==> inputs of 01-14 <==
==> flow/design.v <==
`timescale 1ns / 1ps
module stages_rotation #(parameter data_width=16,angle_width=16,cordic_steps=16,stage_number=1)(
    input clk,
    input nreset,
    input enable,
    input signed [data_width-1:0] x_vec_in,
    input signed [data_width-1:0] y_vec_in,
    input signed [angle_width-1:0]angle_in,
    input signed [angle_width-1:0]target_angle,
    output signed [data_width-1:0] x_vec_out,
    output signed [data_width-1:0] y_vec_out,
    output reg signed [angle_width-1:0]angle_out,
    output reg signed [angle_width-1:0]target_angle_out,
    output reg done
    );
    wire signed [angle_width-1:0] atan [cordic_steps-1:0];
    assign atan[0] = 20'h02000; 
    assign atan[1] = 20'h012E4;
    assign atan[2] = 20'h009FB;
    assign atan[3] = 20'h00511;
    assign atan[4] = 20'h0028B;
    assign atan[5] = 20'h00145;
    assign atan[6] = 20'h000A2;
    assign atan[7] = 20'h00051;
    assign atan[8] = 20'h00028;
    assign atan[9] = 20'h00014;
    assign atan[10] = 20'h0000A;
    assign atan[11] = 20'h00005;
    assign atan[12] = 20'h00002;
    assign atan[13] = 20'h00001;
    assign atan[14] = 20'h00000;
    assign atan[15] = 20'h00000;
    reg signed [data_width-1:0]x_temp_out,y_temp_out;
    assign x_vec_out = x_temp_out;
    assign y_vec_out = y_temp_out;
    always @(posedge clk) begin
        if (~nreset) begin
            x_temp_out <= $signed({data_width{1'b0}});
            y_temp_out <= $signed({data_width{1'b0}});
				angle_out <= 0;
            done <= 1'b0;
        end
        else begin
            if (enable) begin
                if ($signed(target_angle) <= $signed(angle_in)) begin
                    x_temp_out <= x_vec_in + (y_vec_in>>>(stage_number-1));
                    y_temp_out <= y_vec_in - (x_vec_in>>>(stage_number-1));
                    angle_out <= angle_in - atan[stage_number-1];
                end
                else begin
                    x_temp_out <= x_vec_in - (y_vec_in>>>(stage_number-1));
                    y_temp_out <= y_vec_in + (x_vec_in>>>(stage_number-1));
                    angle_out <= angle_in + atan[(stage_number-1)];
                end
                target_angle_out <= target_angle;
                done <= 1'b1;
            end
            else begin
                x_temp_out <= $signed({data_width{1'b0}});
                y_temp_out <= $signed({data_width{1'b0}});
					 angle_out <= 0;
                done <= 1'b0;
            end
        end
    end
endmodule
`timescale 1ns / 1ps
module cordic_rotation_top#(parameter data_width=16,cordic_steps=16,angle_width=20)(
    input clk,
    input nreset,
    input enable,
    input signed [data_width-1:0] x_vec_in,
    input signed [data_width-1:0] y_vec_in,
    input [angle_width-1:0] target_angle,
    output wire signed  [data_width-1:0] x_vec_out,
    output wire signed  [data_width-1:0] y_vec_out,
    output reg done
    );
    wire signed [data_width-1:0] x [0:cordic_steps-1];
    wire signed [data_width-1:0] y [0:cordic_steps-1];
    wire signed [angle_width-1:0] angle_stages [0:cordic_steps-1];
    wire [1:cordic_steps] status;
	 reg signed [data_width-1+16:0] temp_x_vec_out,temp_y_vec_out;
	 wire done_last_stage;
	 reg signed [data_width-1:0] temp_x_vec_in,temp_y_vec_in;
	 reg [angle_width-1:0]temp_t_ang;
	 wire signed [angle_width-1:0] temp_target_angle [0:cordic_steps-1];
	 reg temp_enable;
	 always @(posedge clk) begin
		if(~nreset) begin
			temp_x_vec_in <= {data_width{1'b0}};
			temp_y_vec_in <= {data_width{1'b0}};
			temp_t_ang <= {angle_width{1'b0}};
			temp_enable <= 1'b0;
		end
		else begin
			if (enable) begin
				temp_enable <= 1'b1;				
				if ($signed(target_angle)>=$signed(20'h04000)) begin
				    if ($signed(target_angle)>=$signed(20'h08000)) begin
				        if ($signed(target_angle)>=$signed(20'h0C000)) begin
				            temp_x_vec_in <= x_vec_in;
                            temp_y_vec_in <= y_vec_in;
                            temp_t_ang <= $signed(target_angle) - $signed(20'h10000);
   				        end
				        else begin
				            temp_x_vec_in <= -x_vec_in;
                            temp_y_vec_in <= -y_vec_in;
                            temp_t_ang <= $signed(target_angle) - $signed(20'h08000);
				        end
				    end
				    else begin
                        temp_x_vec_in <= -x_vec_in;
                        temp_y_vec_in <= -y_vec_in;
                        temp_t_ang <= $signed(target_angle) - $signed(20'h08000);
  				    end
				end
                else if ($signed(target_angle)<=$signed(-20'h04000)) begin
                    if ($signed(target_angle)<=$signed(-20'h08000)) begin
                        if ($signed(target_angle)<=$signed(-20'h0C000)) begin
				            temp_x_vec_in <= x_vec_in;
                            temp_y_vec_in <= y_vec_in;
                            temp_t_ang <= $signed(target_angle) + $signed(20'h10000);
                        end
                        else begin
				            temp_x_vec_in <= -x_vec_in;
                            temp_y_vec_in <= -y_vec_in;
                            temp_t_ang <= $signed(target_angle) + $signed(20'h08000);
                        end
                    end
                    else begin
                        temp_x_vec_in <= -x_vec_in;
                        temp_y_vec_in <= -y_vec_in;
                        temp_t_ang <= $signed(target_angle) + $signed(20'h08000);
                    end
                end
				else begin
					temp_x_vec_in <= x_vec_in;
					temp_y_vec_in <= y_vec_in;
					temp_t_ang <= $signed(target_angle);
				end
			end
			else begin
				temp_enable <= 1'b0;
				temp_x_vec_in <= {data_width{1'b0}};
				temp_y_vec_in <= {data_width{1'b0}};
				temp_t_ang <= {angle_width{1'b0}};
			end
		end
	 end
    assign status[1] = temp_enable;
    assign x[0] = temp_x_vec_in;
    assign y[0] = temp_y_vec_in;
    assign angle_stages[0] = {angle_width{1'b0}};
    assign temp_target_angle[0] = temp_t_ang;
    genvar i;
    generate
        for (i=1;i<cordic_steps-1;i=i+1) begin:gen_rotation
            stages_rotation #(
                .data_width(data_width),
                .angle_width(angle_width),
                .cordic_steps(cordic_steps),
                .stage_number(i)
                )
            first(
                .clk(clk),
                .nreset(nreset),
                .enable(status[i]),
                .x_vec_in(x[i-1]),
                .y_vec_in(y[i-1]),
                .angle_in(angle_stages[i-1]),
                .target_angle(temp_target_angle[i-1]),
                .x_vec_out(x[i]),
                .y_vec_out(y[i]),
                .angle_out(angle_stages[i]),
                .target_angle_out(temp_target_angle[i]),
                .done(status[i+1])
                );
        end
    endgenerate
    stages_rotation #(
        .data_width(data_width),
        .angle_width(angle_width),
        .cordic_steps(cordic_steps),
        .stage_number(cordic_steps-1)
        )
    last(
        .clk(clk),
        .nreset(nreset),
        .enable(status[cordic_steps-1]),
        .x_vec_in(x[cordic_steps-2]),
        .y_vec_in(y[cordic_steps-2]),
        .angle_in(angle_stages[cordic_steps-2]),
        .target_angle(temp_target_angle[cordic_steps-2]),
        .x_vec_out(x[cordic_steps-1]),
        .y_vec_out(y[cordic_steps-1]),
        .angle_out(angle_stages[cordic_steps-1]),
        .target_angle_out(temp_target_angle[cordic_steps-1]),
        .done(done_last_stage)
        );
    reg counter;
	assign x_vec_out = temp_x_vec_out[data_width+7:8];
	assign y_vec_out = temp_y_vec_out[data_width+7:8];
	 always @(posedge clk) begin
        if (~nreset) begin
            done <= 1'b0;
        end
        else begin
            done <= done_last_stage;
            if (done_last_stage) begin
                    temp_x_vec_out <= $signed(x[cordic_steps-1])*$signed(16'b0000000010011011);
                    temp_y_vec_out <= $signed(y[cordic_steps-1])*$signed(16'b0000000010011011);
            end
        end
    end
endmodule
==> flow/run.sh <==
#!/bin/bash
# the make line also repeats each setting of config.mk as NAME=value (left out here)
make -C /OpenROAD-flow-scripts/flow DESIGN_CONFIG=/design/flow/config.mk WORK_HOME=/design/flow/orfs CLKGATE_MAP_FILE= finish
==> flow/config.mk <==
export PLATFORM = sky130hd
export DESIGN_NAME = cordic_rotation_top
export DESIGN_NICKNAME = cordic_rotation_top
export VERILOG_FILES = /design/flow/design.v
export SDC_FILE = /design/flow/constraint.sdc
export NUM_CORES = 4
export LEC_CHECK = 0
export ABC_AREA = 1
export CAP_MARGIN = 25
export CORE_MARGIN = 2
export CORE_UTILIZATION = 72
export CTS_CLUSTER_DIAMETER = 99
export CTS_CLUSTER_SIZE = 21
export GPL_ROUTABILITY_DRIVEN = 0
export GPL_TIMING_DRIVEN = 1
export HOLD_SLACK_MARGIN = -0.0
export MAX_ROUTING_LAYER = met5
export MIN_ROUTING_LAYER = met1
export PLACE_DENSITY_LB_ADDON = 0.11
export SLEW_MARGIN = 35
export TNS_END_PERCENT = 55
==> flow/constraint.sdc <==
create_clock -name core_clock -period 4.81 [get_ports {clk}]
set_input_delay 0.9620 -clock core_clock [delete_from_list [all_inputs] [get_ports {clk}]]
set_output_delay 0.9620 -clock core_clock [all_outputs]
set_load 0.01 [all_outputs]
==> 05-13 (differences from 01-14) <==
Settings changed: ABC_AREA 1 to not set, CAP_MARGIN 25 to 20, CTS_CLUSTER_DIAMETER 99 to not set, CTS_CLUSTER_SIZE 21 to not set, GPL_ROUTABILITY_DRIVEN 0 to not set, GPL_TIMING_DRIVEN 1 to not set, HOLD_SLACK_MARGIN -0.0 to not set, MAX_ROUTING_LAYER met5 to not set, MIN_ROUTING_LAYER met1 to not set, PLACE_DENSITY set to 0.67, PLACE_DENSITY_LB_ADDON 0.11 to not set, SETUP_SLACK_MARGIN set to -0.3, SLEW_MARGIN 35 to 20, TNS_END_PERCENT 55 to not set.
==> flow/constraint.sdc (replaced) <==
create_clock -name core_clock -period 4.39 [get_ports {clk}]
set_input_delay 0.8780 -clock core_clock [delete_from_list [all_inputs] [get_ports {clk}]]
set_output_delay 0.8780 -clock core_clock [all_outputs]
set_load 0.01 [all_outputs]
==> summary of the runs <==
- In 05-13 the synthesized area is lower than in 01-14, by 3.5%.
- In 01-14 the die area is higher than in 05-13, by 3.6%.
- 05-13 ended with an error in global routing (GRT-0232). 01-14 went through all stages and came out clean.
- Against 01-14, the synthesized cell count of 05-13 is smaller by about 17%.
==> figures <==
| item | 05-13 | 01-14 |
|---|---|---|
| Result of the run | did not finish | finished clean |
| Last stage reached | global routing | - |
| CTS H-Tree Depth | 3 | 2 |
| FP Util | 0.725 | 0.727 |
| Proportion of synthesized area in mux cells | 0.00995 | 0 |
| Post-synthesis chip area from yosys | 73800 sq um | 76500 sq um |
| Proportion of synthesized chip area in sequential cells | 0.343 | 0.331 |
| Synthesized cell area | 73800 sq um | 76500 sq um |
| Distinct lib cells used | 88 | 60 |
| Gates resized, CTS repair | 414 | 11 |
| HPWL after detailed placement | 150000 microns | 164000 microns |
| Post-synthesis average cell area | 9.10 sq um | 7.80 sq um |
| Simple-gate portion of the synthesized area | 0.146 | 0.153 |

* * *

==> run a <==
// cordic_rotation_top: RTL as listed in full above, without the edits since
==> flow/config.mk <==
export PLATFORM = sky130hd
export DESIGN_NAME = cordic_rotation_top
export DESIGN_NICKNAME = cordic_rotation_top
export VERILOG_FILES = /design/flow/design.v
export SDC_FILE = /design/flow/constraint.sdc
export NUM_CORES = 4
export LEC_CHECK = 0
export CAP_MARGIN = 20
export CORE_ASPECT_RATIO = 0.68
export CORE_MARGIN = 2
export CORE_UTILIZATION = 40
export GPL_TIMING_DRIVEN = 0
export MAX_ROUTING_LAYER = met4
export SLEW_MARGIN = 20
==> flow/constraint.sdc <==
create_clock -name core_clock -period 6.0 [get_ports {clk}]
set_input_delay 1.2000 -clock core_clock [delete_from_list [all_inputs] [get_ports {clk}]]
set_output_delay 1.2000 -clock core_clock [all_outputs]
set_load 0.01 [all_outputs]
run.sh (not shown) runs the stock make flow with config.mk's settings and CLKGATE_MAP_FILE=.
==> inputs of run b, as changes to run a <==
CORE_ASPECT_RATIO = default   (was 0.68)
GPL_TIMING_DRIVEN = default   (was 0)
MAX_ROUTING_LAYER = default   (was met4)
PLACE_DENSITY = 0.6   (was default)
==> flow/constraint.sdc (replaced) <==
create_clock -name core_clock -period 5.86 [get_ports {clk}]
set_input_delay 1.1720 -clock core_clock [delete_from_list [all_inputs] [get_ports {clk}]]
set_output_delay 1.1720 -clock core_clock [all_outputs]
set_load 0.01 [all_outputs]
==> results <==
| quantity | run a | run b |
|---|---|---|
| Fraction of the core area covered by cells at the end of the flow | 0.454 | 0.450 |
| Drt pass-1 iters | 6 | 5 |
| Clock group power | 7.41 mW | 8.17 mW |
| Number of inserted filler cells in the final layout | 17.4k | 17.6k |
| Met1 layer wirelength in the final routing | 119000 um | 80800 um |
| Post-CTS Setup Repair Bufs | 16 | 0 |
| Reg power frac | 0.465 | 0.454 |
| Number of antenna cells inserted | 2 | 0 |
| Post-layout worst setup margin | 0.210 ns | 0.321 ns |
| Chip Height | 358 um | 434 um |
| Total net switching power | 4.17 mW | 4.11 mW |
| Outcome | complete, no violations | complete, no violations |
| Combinational fraction of design power | 0.091 | 0.080 |
| Max Fanout on Critical Path | 25 | 6 |
| Final-layout clock-cell area share | 0.0464 | 0.0528 |
| Most utilized layer in the global route result | met1 | met2 |
| Number of DRC markers in iteration 0 | 5551 | 3068 |
| Wire length per cell after detailed routing | 19.4 um | 15.9 um |
| Met2 wire len | 70200 um | 81000 um |
| Vias | 58.5k | 55.6k |
| Setup slack at placement | -1.17 ns | 0.0958 ns |
| End of the worst register-to-register path | gen_rotation[7].first.angle_out[19] | gen_rotation[7].first.x_temp_out[15] |
| Via count of the first global-routing pass | 54.0k | 54.5k |

* * *

==> build 60: inputs <==
RTL: the design.v shown in full above, as it stands there.
export LEC_CHECK = 0
export CAP_MARGIN = 20
export CORE_MARGIN = 2
export CORE_UTILIZATION = 70
export CTS_CLUSTER_DIAMETER = 204
export CTS_CLUSTER_SIZE = 36
export SETUP_SLACK_MARGIN = -0.16
export SLEW_MARGIN = 20
create_clock -name core_clock -period 2.98 [get_ports {clk}]
==> build 68 (differences from build 60) <==
- ABC_AREA: default -> 1
- CTS_CLUSTER_SIZE: 36 -> 91
- PLACE_DENSITY: default -> 0.38
==> trial 81 (differences from build 60) <==
- CORE_UTILIZATION: 70 -> 72
- CTS_CLUSTER_DIAMETER: 204 -> 52
- CTS_CLUSTER_SIZE: 36 -> default
- PLACE_DENSITY_LB_ADDON: default -> 0.19
- SETUP_SLACK_MARGIN: -0.16 -> 1.16
==> flow/constraint.sdc (replaced) <==
create_clock -name core_clock -period 3.91 [get_ports {clk}]
set_input_delay 0.7820 -clock core_clock [delete_from_list [all_inputs] [get_ports {clk}]]
set_output_delay 0.7820 -clock core_clock [all_outputs]
set_load 0.01 [all_outputs]
==> trial 98 (differences from build 60) <==
- CORE_UTILIZATION: 70 -> 72
- CTS_CLUSTER_DIAMETER: 204 -> 376
- CTS_CLUSTER_SIZE: 36 -> default
- PLACE_DENSITY: default -> 0.6
- SETUP_SLACK_MARGIN: -0.16 -> default
- TNS_END_PERCENT: default -> 5
==> flow/constraint.sdc (replaced) <==
create_clock -name core_clock -period 5.07 [get_ports {clk}]
set_input_delay 1.0140 -clock core_clock [delete_from_list [all_inputs] [get_ports {clk}]]
set_output_delay 1.0140 -clock core_clock [all_outputs]
set_load 0.01 [all_outputs]
==> notes <==
Synthesized cell count: build 68 is higher than build 60 (about 20%). Of build 68 and trial 98, build 68 has the higher area after synthesis (gap about 3.6%, measured against trial 98). Between build 68 and trial 81, the lower die area is in trial 81 (gap 6.5%, measured against trial 81). Trial 81 did not get past clock tree synthesis on DPL-0033. Trial 98 reached the layout checks and failed them: negative setup slack. Build 68 failed in clock tree synthesis. Build 60 ended with an error in global routing, error GRT-0232.

* * *

==> job 5090 <==
RTL: the design.v shown in full above, as it stands there.
export LEC_CHECK = 0
export CAP_MARGIN = 20
export CORE_MARGIN = 2
export CORE_UTILIZATION = 40
export PLACE_DENSITY = 0.6
export SETUP_SLACK_MARGIN = 1.31
export SLEW_MARGIN = 20
create_clock -name core_clock -period 5.86 [get_ports {clk}]
==> inputs of job 4004, as changes to job 5090 <==
--- a/flow/config.mk
+++ b/flow/config.mk
@@ -7,7 +7,14 @@
 export LEC_CHECK = 0
-export CAP_MARGIN = 20
-export CORE_MARGIN = 2
-export CORE_UTILIZATION = 40
-export PLACE_DENSITY = 0.6
-export SETUP_SLACK_MARGIN = 1.31
+export CAP_MARGIN = 30
+export CELL_PAD_IN_SITES_GLOBAL_PLACEMENT = 2
+export CORE_ASPECT_RATIO = 0.68
+export CORE_MARGIN = 8
+export CORE_UTILIZATION = 23
+export CTS_CLUSTER_SIZE = 100
+export GPL_ROUTABILITY_DRIVEN = 0
+export GPL_TIMING_DRIVEN = 0
+export MAX_ROUTING_LAYER = met5
+export MIN_ROUTING_LAYER = met2
+export PLACE_DENSITY_LB_ADDON = 0.27
+export SETUP_SLACK_MARGIN = 0.7
 export SLEW_MARGIN = 20
==> flow/constraint.sdc (replaced) <==
create_clock -name core_clock -period 6.0 [get_ports {clk}]
set_input_delay 1.2000 -clock core_clock [delete_from_list [all_inputs] [get_ports {clk}]]
set_output_delay 1.2000 -clock core_clock [all_outputs]
set_load 0.01 [all_outputs]
==> notes <==
Job 5090 finished clean. Job 4004 produced a clean layout.
Between job 5090 and job 4004, the lower sequential power is in job 4004 (gap about 2%, measured against job 4004).
Between job 5090 and job 4004, the lower clock skew is in job 5090 (gap 0.020 ns).
Of job 5090 and job 4004, job 4004 has the higher die area (gap 45%, measured against job 4004).
In sequential cell count, job 5090 and job 4004 do not differ.
Cell area: job 5090 is higher than job 4004 (about 2.4%).
Clock power: job 4004 is higher than job 5090 (about 19%).
Against job 4004, the non-clock buffer count of job 5090 is higher by 285.
Of job 5090 and job 4004, job 4004 has the higher sequential share of layout area (gap 0.64 points).
In job 5090 the routed wire length is smaller than in job 4004, by 28%.
Against job 4004, the clock-buffer cell count of job 5090 is lower by 59.
==> figures <==
| quantity | job 5090 | job 4004 |
|---|---|---|
| Run status | timing/DRC/antenna clean | timing/DRC/antenna clean |
| Combinational share of cell area | 53.3% | 52.2% |
| Global-route usage over all layers | 19.5% | 22.8% |
| Maximum operating frequency | 199 MHz | 181 MHz |
| Antenna violations before repair | 6 | 3 |
| Depth of the most critical reg-to-reg path | 25 | 27 |
| Initial cell density of the core | 40.3% | 23.1% |
| Reg-to-reg startpoint | gen_rotation[11].first.target_angle_out[5] | gen_rotation[8].first.angle_out[19] |
| Vias per Instance | 5.15 | 6.34 |
| Placed wire-length estimate after detailed placement | 138000 µm | 204000 µm |
| Minimum setup slack after placement | 0.210 ns | -1.74 ns |
| Worst slew margin relative to its limit | 33.4% | 15.9% |
| Worst path max stage delay | 0.44 ns | 0.42 ns |
| WL/cell | 16.7 µm | 20.3 µm |
| Pwr per Cell Area | 186 mW/mm² | 205 mW/mm² |
| Post-Route M1 WL | 83100 µm | 0 µm |
| Shortest period the worst path allows | 5.03 ns | 5.54 ns |
| CTS H-tree lvls | 3 | 4 |
| Total length of routed met3 wires | 5450 µm | 152000 µm |
| Number of buffers inserted during clock tree synthesis | 120 | 150 |
| Clk latency of the worst-skew pair | 0.78 ns | 0.87 ns |
| Highest ir drop seen on vdd | 0.219 mV | 0.226 mV |
Power is estimated from default activity; no workload was simulated.
